==> build 96: inputs <==
==> flow/design.v <==
`timescale 10ns/1ns
module servo( input clk, input rst, output reg PWM, input [1:0]boton_cambiar_grados );
integer contador;
integer frecuencia;
integer auxContador;
reg C;
always@(posedge clk) begin
if (rst) begin
	PWM<=0;
	contador<=0;
end else begin
PWM<=~boton_cambiar_grados;
	auxContador=auxContador+1;
	if(boton_cambiar_grados==1)
		begin
				contador<= contador +1;                      
				if (contador< 75_000) 
				begin
					PWM <= 1;
				end
				else
				if (contador < 1_900_000)  
				begin
				PWM <= 0;
				end
	end			
	else if(boton_cambiar_grados==2)
		begin
				contador<= contador +1;                      
				if (contador<150_000)  
				begin
					PWM <= 1;
				end
				else
				if (contador < 1_850_000)  
				begin
				PWM <= 0;
				end
	end	
	else if(boton_cambiar_grados==3)
		begin
				contador<= contador +1;                      
				if (contador<240_000)	 
				begin
					PWM <= 1;
				end
				else
				if (contador < 1_800_000)  
				begin
				PWM <= 0;
				end
	end
	if(contador >=2_100_000)  
	begin
		contador <= 0;
	end			
end
end
 endmodule 
module ultrasonido1(input ultra, input clk, input rst, input echo, output reg done, output reg trigger, output reg [15:0] distance);
	parameter divH = 1000; 
	parameter divL = 2000;
	integer countF;
	integer countEcho;
	always @(posedge clk) begin 
		if (rst | ultra) 
		begin 
			countF <= 0;
			trigger <= 0;
		end 
		else 
		begin
			countF <= countF +1;  
			if (countF < divH+1)
				trigger <= 1;
			else
			if (countF < divL+1)
				trigger <= 0;
			else 
				countF <= 0;
		end
	end
	always @(posedge clk) begin
		if (rst) begin
			countEcho <= 0;
			done <= 0;
			distance <= 0;
		end
		else if (echo == 1) begin
			countEcho <= countEcho +1;
			done <= 0;
		end
		else
		begin
			if (echo == 0 & countEcho != 0)	
				distance <= (~countEcho*340)/2000000;
				countEcho <=0;
				done <= 1; 	
		end
	end
endmodule
`timescale 10ns/1ns
 module radar(  input clk, input rst, input echo, input [1:0] boton_cambiar_grados, output done, output trigger,
 output [15:0] distance, output PWM, input ultra);
 servo   servo( .clk (clk), .rst(rst), .PWM(PWM), .boton_cambiar_grados(boton_cambiar_grados));
 ultrasonido1 ultrasonido2( .ultra(ultra), .clk(clk), .rst(rst),  .echo(echo), .done(done), .trigger(trigger),.distance(distance));
 endmodule
==> flow/run.sh <==
#!/bin/bash
# the make line also repeats each setting of config.mk as NAME=value (left out here)
make -C /OpenROAD-flow-scripts/flow DESIGN_CONFIG=/design/flow/config.mk WORK_HOME=/design/flow/orfs CLKGATE_MAP_FILE= finish
==> flow/config.mk <==
export PLATFORM = sky130hd
export DESIGN_NAME = radar
export DESIGN_NICKNAME = radar
export VERILOG_FILES = /design/flow/design.v
export SDC_FILE = /design/flow/constraint.sdc
export NUM_CORES = 4
export LEC_CHECK = 0
export ABC_AREA = 1
export CAP_MARGIN = 20
export CELL_PAD_IN_SITES_GLOBAL_PLACEMENT = 0
export CORE_ASPECT_RATIO = 1.78
export CORE_MARGIN = 2
export CORE_UTILIZATION = 72
export CTS_CLUSTER_DIAMETER = 214
export CTS_CLUSTER_SIZE = 72
export GPL_ROUTABILITY_DRIVEN = 0
export PLACE_DENSITY_LB_ADDON = 0.01
export SLEW_MARGIN = 20
export TNS_END_PERCENT = 25
==> flow/constraint.sdc <==
create_clock -name core_clock -period 15.7 [get_ports {clk}]
set_input_delay 3.1400 -clock core_clock [delete_from_list [all_inputs] [get_ports {clk}]]
set_output_delay 3.1400 -clock core_clock [all_outputs]
set_load 0.01 [all_outputs]
==> inputs of trial 8, as changes to build 96 <==
CORE_UTILIZATION = 64   (was 72)
CTS_CLUSTER_DIAMETER = 393   (was 214)
CTS_CLUSTER_SIZE = default   (was 72)
==> flow/constraint.sdc (replaced) <==
create_clock -name core_clock -period 19.3 [get_ports {clk}]
set_input_delay 3.8600 -clock core_clock [delete_from_list [all_inputs] [get_ports {clk}]]
set_output_delay 3.8600 -clock core_clock [all_outputs]
set_load 0.01 [all_outputs]
==> inputs of trial 11, as changes to build 96 <==
CELL_PAD_IN_SITES_GLOBAL_PLACEMENT = default   (was 0)
CORE_ASPECT_RATIO = default   (was 1.78)
CORE_UTILIZATION = 69   (was 72)
CTS_CLUSTER_DIAMETER = default   (was 214)
CTS_CLUSTER_SIZE = default   (was 72)
GPL_ROUTABILITY_DRIVEN = default   (was 0)
PLACE_DENSITY_LB_ADDON = default   (was 0.01)
TNS_END_PERCENT = default   (was 25)
==> flow/constraint.sdc (replaced) <==
create_clock -name core_clock -period 12.0 [get_ports {clk}]
set_input_delay 2.4000 -clock core_clock [delete_from_list [all_inputs] [get_ports {clk}]]
set_output_delay 2.4000 -clock core_clock [all_outputs]
set_load 0.01 [all_outputs]
==> impl_metrics.yaml <==
# yosys + openroad results
outcome:
  status: "stopped before the end"
  lastStage: "5_1_grt"
  error_line: "[ERROR GRT-0116] Global routing finished with congestion. Check the congestion regions in the DRC Viewer."
global_routing:
  met3_usage: 0.292
placed_design:
  dp_hpwl_um: 59500
floorplan:
  coreArea_um2: 30300
clock_tree:
  clkSinkCount: 115
-- figures above: build 96

==> impl_metrics.yaml <==
# generated from flow reports
outcome:
  status: "timing/DRC/antenna clean"
global_routing:
  met3_usage: 0.103
floorplan:
  coreArea_um2: 34500
placed_design:
  dp_hpwl_um: 58700
logic_synthesis:
  ys_area_um2: 22200
-- figures above: trial 8

==> impl_metrics.yaml <==
# yosys + openroad results
logic_synthesis:
  top_area_cell: "nand2_1"
  ys_warn_count: 2
  syn_area_um2: 22200
floorplan:
  coreArea_um2: 31600
outcome:
  error_line: "[ERROR DPL-0038] Utilization greater than 100%, impossible to legalize"
  lastStage: "4_1_cts"
  status: "stopped before the end"
placed_design:
  place_congestion: 1.06
  dp_hpwl_um: 78700
-- figures above: trial 11


==> nickel <==
RTL: the design.v shown in full above, as it stands there.
Settings: LEC_CHECK=0, ABC_AREA=0, CAP_MARGIN=10, CELL_PAD_IN_SITES_DETAIL_PLACEMENT=2, CELL_PAD_IN_SITES_GLOBAL_PLACEMENT=1, CORE_ASPECT_RATIO=1.34, CORE_MARGIN=8, CORE_UTILIZATION=28, CTS_CLUSTER_DIAMETER=282, CTS_CLUSTER_SIZE=36, GPL_ROUTABILITY_DRIVEN=1, GPL_TIMING_DRIVEN=0, MAX_ROUTING_LAYER=met4, PLACE_DENSITY_LB_ADDON=0.01, SLEW_MARGIN=0, TNS_END_PERCENT=60; clock period 29.1 ns.
run.sh (not shown) runs the stock make flow with config.mk's settings and CLKGATE_MAP_FILE=.
==> inputs of tundra, as changes to nickel <==
- ABC_AREA: 0 -> default
- CAP_MARGIN: 10 -> 20
- CELL_PAD_IN_SITES_DETAIL_PLACEMENT: 2 -> default
- CELL_PAD_IN_SITES_GLOBAL_PLACEMENT: 1 -> default
- CORE_ASPECT_RATIO: 1.34 -> 1.6
- CORE_MARGIN: 8 -> 2
- CORE_UTILIZATION: 28 -> 40
- CTS_CLUSTER_DIAMETER: 282 -> default
- CTS_CLUSTER_SIZE: 36 -> default
- GPL_ROUTABILITY_DRIVEN: 1 -> 0
- GPL_TIMING_DRIVEN: 0 -> default
- MAX_ROUTING_LAYER: met4 -> default
- PLACE_DENSITY_LB_ADDON: 0.01 -> default
- SLEW_MARGIN: 0 -> 20
- TNS_END_PERCENT: 60 -> default
==> flow/constraint.sdc (replaced) <==
create_clock -name core_clock -period 25.0 [get_ports {clk}]
set_input_delay 5.0000 -clock core_clock [delete_from_list [all_inputs] [get_ports {clk}]]
set_output_delay 5.0000 -clock core_clock [all_outputs]
set_load 0.01 [all_outputs]
==> inputs of willow, as changes to nickel <==
- ABC_AREA: 0 -> default
- CAP_MARGIN: 10 -> 20
- CELL_PAD_IN_SITES_DETAIL_PLACEMENT: 2 -> default
- CORE_ASPECT_RATIO: 1.34 -> 1.78
- CORE_MARGIN: 8 -> 2
- CORE_UTILIZATION: 28 -> 32
- CTS_CLUSTER_DIAMETER: 282 -> 393
- CTS_CLUSTER_SIZE: 36 -> default
- GPL_ROUTABILITY_DRIVEN: 1 -> 0
- GPL_TIMING_DRIVEN: 0 -> default
- MAX_ROUTING_LAYER: met4 -> default
- SLEW_MARGIN: 0 -> 20
- TNS_END_PERCENT: 60 -> 25
==> flow/constraint.sdc (replaced) <==
create_clock -name core_clock -period 39.6 [get_ports {clk}]
set_input_delay 7.9200 -clock core_clock [delete_from_list [all_inputs] [get_ports {clk}]]
set_output_delay 7.9200 -clock core_clock [all_outputs]
set_load 0.01 [all_outputs]
==> inputs of harbor, as changes to nickel <==
- ABC_AREA: 0 -> 1
- CAP_MARGIN: 10 -> 20
- CELL_PAD_IN_SITES_DETAIL_PLACEMENT: 2 -> default
- CELL_PAD_IN_SITES_GLOBAL_PLACEMENT: 1 -> default
- CORE_ASPECT_RATIO: 1.34 -> default
- CORE_MARGIN: 8 -> 2
- CORE_UTILIZATION: 28 -> 72
- CTS_CLUSTER_DIAMETER: 282 -> default
- CTS_CLUSTER_SIZE: 36 -> default
- GPL_ROUTABILITY_DRIVEN: 1 -> default
- GPL_TIMING_DRIVEN: 0 -> default
- MAX_ROUTING_LAYER: met4 -> default
- PLACE_DENSITY_LB_ADDON: 0.01 -> 0.2
- SLEW_MARGIN: 0 -> 20
- TNS_END_PERCENT: 60 -> 5
==> flow/constraint.sdc (replaced) <==
create_clock -name core_clock -period 19.2 [get_ports {clk}]
set_input_delay 3.8400 -clock core_clock [delete_from_list [all_inputs] [get_ports {clk}]]
set_output_delay 3.8400 -clock core_clock [all_outputs]
set_load 0.01 [all_outputs]
==> run_summary.xml <==
<?xml version="1.0" encoding="UTF-8"?>
<metrics>
  <group name="outcome">
    <metric name="status" unit="">timing/DRC/antenna clean</metric>
  </group>
  <group name="worst_setup_path">
    <metric name="required_arrival_time_at_the_worst_endpoint" unit="ns">39.89</metric>
  </group>
  <group name="finish">
    <metric name="synthToLayoutAreaGrowth" unit="%">8.26</metric>
  </group>
  <group name="global_route">
    <metric name="wire_length_of_the_first_global_routing_pass" unit="um">126000</metric>
  </group>
  <group name="detailed_routing">
    <metric name="diodes" unit="">0</metric>
    <metric name="drt-vias-per-instance" unit="">5.92</metric>
  </group>
  <group name="sta">
    <metric name="timing.clock.skew" unit="ns">0.00980</metric>
  </group>
</metrics>
[end of results for willow]
==> run_summary.xml <==
<?xml version="1.0" encoding="UTF-8"?>
<metrics>
  <group name="die">
    <metric name="fp.coreArea" unit="um^2">50200</metric>
  </group>
  <group name="place">
    <metric name="number_of_input_and_output_port_buffers_inserted" unit="">24</metric>
  </group>
  <group name="worst_setup_path">
    <metric name="r2r_cells" unit="">65</metric>
    <metric name="path_buffers" unit="">4</metric>
    <metric name="required_arrival_time_at_the_worst_endpoint" unit="ns">25.30</metric>
  </group>
  <group name="detailed_routing">
    <metric name="drt-vias-per-instance" unit="">6.37</metric>
  </group>
  <group name="yosys">
    <metric name="post-synth-top-count-cell" unit="">nor2_1</metric>
  </group>
  <group name="outcome">
    <metric name="status" unit="">timing/DRC/antenna clean</metric>
  </group>
  <group name="sta">
    <metric name="timing.clock.skew" unit="ns">0.0105</metric>
  </group>
  <group name="finish">
    <metric name="synthToLayoutAreaGrowth" unit="%">6.91</metric>
  </group>
</metrics>
[end of results for tundra]
==> run_summary.xml <==
<?xml version="1.0" encoding="UTF-8"?>
<metrics>
  <group name="outcome">
    <metric name="status" unit="">timing/DRC/antenna clean</metric>
  </group>
  <group name="sta">
    <metric name="timing.clock.skew" unit="ns">0.0173</metric>
    <metric name="worst_slew_pin_slew" unit="ns">1.10</metric>
  </group>
  <group name="place">
    <metric name="pre_cts_slack" unit="ns">0.370</metric>
  </group>
  <group name="global_route">
    <metric name="global_route.peak_usage_layer" unit="">met2</metric>
    <metric name="first_global_vias" unit="">23339</metric>
  </group>
  <group name="worst_setup_path">
    <metric name="critPathCapture" unit="">ultrasonido2.distance[14]$_SDFFE_PP0P_</metric>
    <metric name="required_arrival_time_at_the_worst_endpoint" unit="ns">19.51</metric>
  </group>
  <group name="finish">
    <metric name="synthToLayoutAreaGrowth" unit="%">4.96</metric>
    <metric name="final_standard_cell_area_without_fillers" unit="um^2">23300</metric>
  </group>
  <group name="job">
    <metric name="maxCapViolations" unit="">0</metric>
  </group>
  <group name="detailed_routing">
    <metric name="drt-vias-per-instance" unit="">6.02</metric>
    <metric name="diodes" unit="">0</metric>
  </group>
</metrics>
[end of results for harbor]
==> run_summary.xml <==
<?xml version="1.0" encoding="UTF-8"?>
<metrics>
  <group name="worst_setup_path">
    <metric name="required_arrival_time_at_the_worst_endpoint" unit="ns">29.39</metric>
    <metric name="worst_setup_path_category" unit="">reg -&gt; reg</metric>
  </group>
  <group name="die">
    <metric name="starting_utilization_of_the_core_area" unit="%">28.2</metric>
  </group>
  <group name="global_route">
    <metric name="wire_length_of_the_first_global_routing_pass" unit="um">136000</metric>
  </group>
  <group name="outcome">
    <metric name="status" unit="">timing/DRC/antenna clean</metric>
  </group>
  <group name="detailed_routing">
    <metric name="drt-vias-per-instance" unit="">5.78</metric>
    <metric name="diodes" unit="">1</metric>
  </group>
</metrics>
[end of results for nickel]
